==> tundra: inputs <==
## breakout
module breakout
	(
		input         clk,
		input         resetn,        
		input  [1:0]  go,            
		input         paddle_tick,   
		input         ball_tick,     
		output [8:0]  x,
		output [7:0]  y,
		output [2:0]  colour,
		output        plot
	);
	 wire draw_paddle;
	 wire[8:0] paddle_pos;
	 wire[8:0] ball_x; wire [7:0] ball_y;
	 wire[2:0] BALL_HIT;
	 wire BRICK_HIT;
	 wire [8:0] brick_x;
	 wire [7:0] brick_y;
	 wire fps_clock = paddle_tick | ~resetn;
	 wire thirty_clock = ball_tick | ~resetn;
	paddle_control PC(.clk(clk), .en(fps_clock), .resetn(resetn), .go(go), .ball_x(ball_x), .ball_y(ball_y), .draw(draw_paddle), .current_state(paddle_pos), .PADDLE_HIT(BALL_HIT));
	ball_control BC(.clk(clk), .en(thirty_clock), .reset(resetn), .x(ball_x), .y(ball_y), .PADDLE_HIT(BALL_HIT), .BRICK_HIT(BRICK_HIT), .brick_x(brick_x), .brick_y(brick_y));
  ...
Settings: LEC_CHECK=0, CAP_MARGIN=20, CORE_MARGIN=2, CORE_UTILIZATION=70, CTS_CLUSTER_DIAMETER=392, PLACE_DENSITY=0.38, SETUP_SLACK_MARGIN=2.02, SLEW_MARGIN=20, TNS_END_PERCENT=5; clock period 8.22 ns.
run.sh (not shown) runs the stock make flow with config.mk's settings and CLKGATE_MAP_FILE=.
==> yarrow: changes against tundra <==
==> flow/config.mk (replaced) <==
export PLATFORM = sky130hd
export DESIGN_NAME = breakout
export DESIGN_NICKNAME = breakout
export VERILOG_FILES = /design/flow/design.v
export SDC_FILE = /design/flow/constraint.sdc
export NUM_CORES = 4
export LEC_CHECK = 0
export ABC_AREA = 0
export CAP_MARGIN = 20
export CELL_PAD_IN_SITES_DETAIL_PLACEMENT = 2
export CORE_MARGIN = 9
export CORE_UTILIZATION = 37
export CTS_CLUSTER_DIAMETER = 235
export MAX_ROUTING_LAYER = met4
export PLACE_DENSITY = 0.82
export SLEW_MARGIN = 20
==> flow/constraint.sdc (replaced) <==
create_clock -name core_clock -period 6.58 [get_ports {clk}]
set_input_delay 1.3160 -clock core_clock [delete_from_list [all_inputs] [get_ports {clk}]]
set_output_delay 1.3160 -clock core_clock [all_outputs]
set_load 0.01 [all_outputs]
==> fjord: changes against tundra <==
==> flow/config.mk (replaced) <==
export PLATFORM = sky130hd
export DESIGN_NAME = breakout
export DESIGN_NICKNAME = breakout
export VERILOG_FILES = /design/flow/design.v
export SDC_FILE = /design/flow/constraint.sdc
export NUM_CORES = 4
export LEC_CHECK = 0
export CAP_MARGIN = 10
export CELL_PAD_IN_SITES_GLOBAL_PLACEMENT = 3
export CORE_ASPECT_RATIO = 1.49
export CORE_MARGIN = 5
export CORE_UTILIZATION = 54
export CTS_CLUSTER_SIZE = 47
export HOLD_SLACK_MARGIN = 0.03
export MAX_ROUTING_LAYER = met5
export PLACE_DENSITY_LB_ADDON = 0.09
export SLEW_MARGIN = 20
export TNS_END_PERCENT = 25
==> flow/constraint.sdc (replaced) <==
create_clock -name core_clock -period 20.0 [get_ports {clk}]
set_input_delay 4.0000 -clock core_clock [delete_from_list [all_inputs] [get_ports {clk}]]
set_output_delay 4.0000 -clock core_clock [all_outputs]
set_load 0.01 [all_outputs]
==> harbor: changes against tundra <==
==> flow/config.mk (replaced) <==
export PLATFORM = sky130hd
export DESIGN_NAME = breakout
export DESIGN_NICKNAME = breakout
export VERILOG_FILES = /design/flow/design.v
export SDC_FILE = /design/flow/constraint.sdc
export NUM_CORES = 4
export LEC_CHECK = 0
export CAP_MARGIN = 20
export CORE_ASPECT_RATIO = 1.49
export CORE_MARGIN = 5
export CORE_UTILIZATION = 54
export CTS_CLUSTER_SIZE = 47
export MAX_ROUTING_LAYER = met4
export PLACE_DENSITY_LB_ADDON = 0.09
export SLEW_MARGIN = 20
==> flow/constraint.sdc (replaced) <==
create_clock -name core_clock -period 20.0 [get_ports {clk}]
set_input_delay 4.0000 -clock core_clock [delete_from_list [all_inputs] [get_ports {clk}]]
set_output_delay 4.0000 -clock core_clock [all_outputs]
set_load 0.01 [all_outputs]
==> comparison table <==
Status: tundra no timing/DRC/antenna violations; yarrow aborted with a tool error; fjord aborted with a tool error; harbor no timing/DRC/antenna violations
Failing step: tundra -; yarrow global routing; fjord global placement without I/O; harbor -
Crit Path Category: tundra register to register; yarrow -; fjord -; harbor register to register
TritonCTS clock tree: tundra built; yarrow -; fjord -; harbor built
Crit Path Max Fanout: tundra 9; yarrow -; fjord -; harbor 24
Inserted Clock Buffers: tundra 25; yarrow 28; fjord -; harbor 22
Antenna Cells: tundra 0; yarrow -; fjord -; harbor 0
Half-perimeter wire length after placement: tundra 35900 um; yarrow 93000 um; fjord -; harbor 37900 um
Count of buffering cells on the critical path with inverters included: tundra 6; yarrow -; fjord -; harbor 1
Worst stage delay on the critical path: tundra 0.58 ns; yarrow -; fjord -; harbor 0.71 ns
R2r setup slk: tundra 0.60 ns; yarrow -; fjord -; harbor 10.82 ns
Clock insertion delay at the later pin of the skew report: tundra 0.54 ns; yarrow -; fjord -; harbor 0.53 ns
Count of endpoints failing hold in the final timing report: tundra 0; yarrow -; fjord -; harbor 0
Setup crit start kind: tundra register; yarrow -; fjord -; harbor register
Core area: tundra 0.0251 mm2; yarrow 0.0471 mm2; fjord 0.0327 mm2; harbor 0.0327 mm2
Capturing point of the worst reg2reg path: tundra ND.y[0]; yarrow -; fjord -; harbor ND.x[6]
Met2 wire length: tundra 25700 um; yarrow -; fjord -; harbor 26900 um
Cycle use final: tundra 92.6%; yarrow -; fjord -; harbor 45.9%
Pre-antenna DRT Iters: tundra 9; yarrow -; fjord -; harbor 6
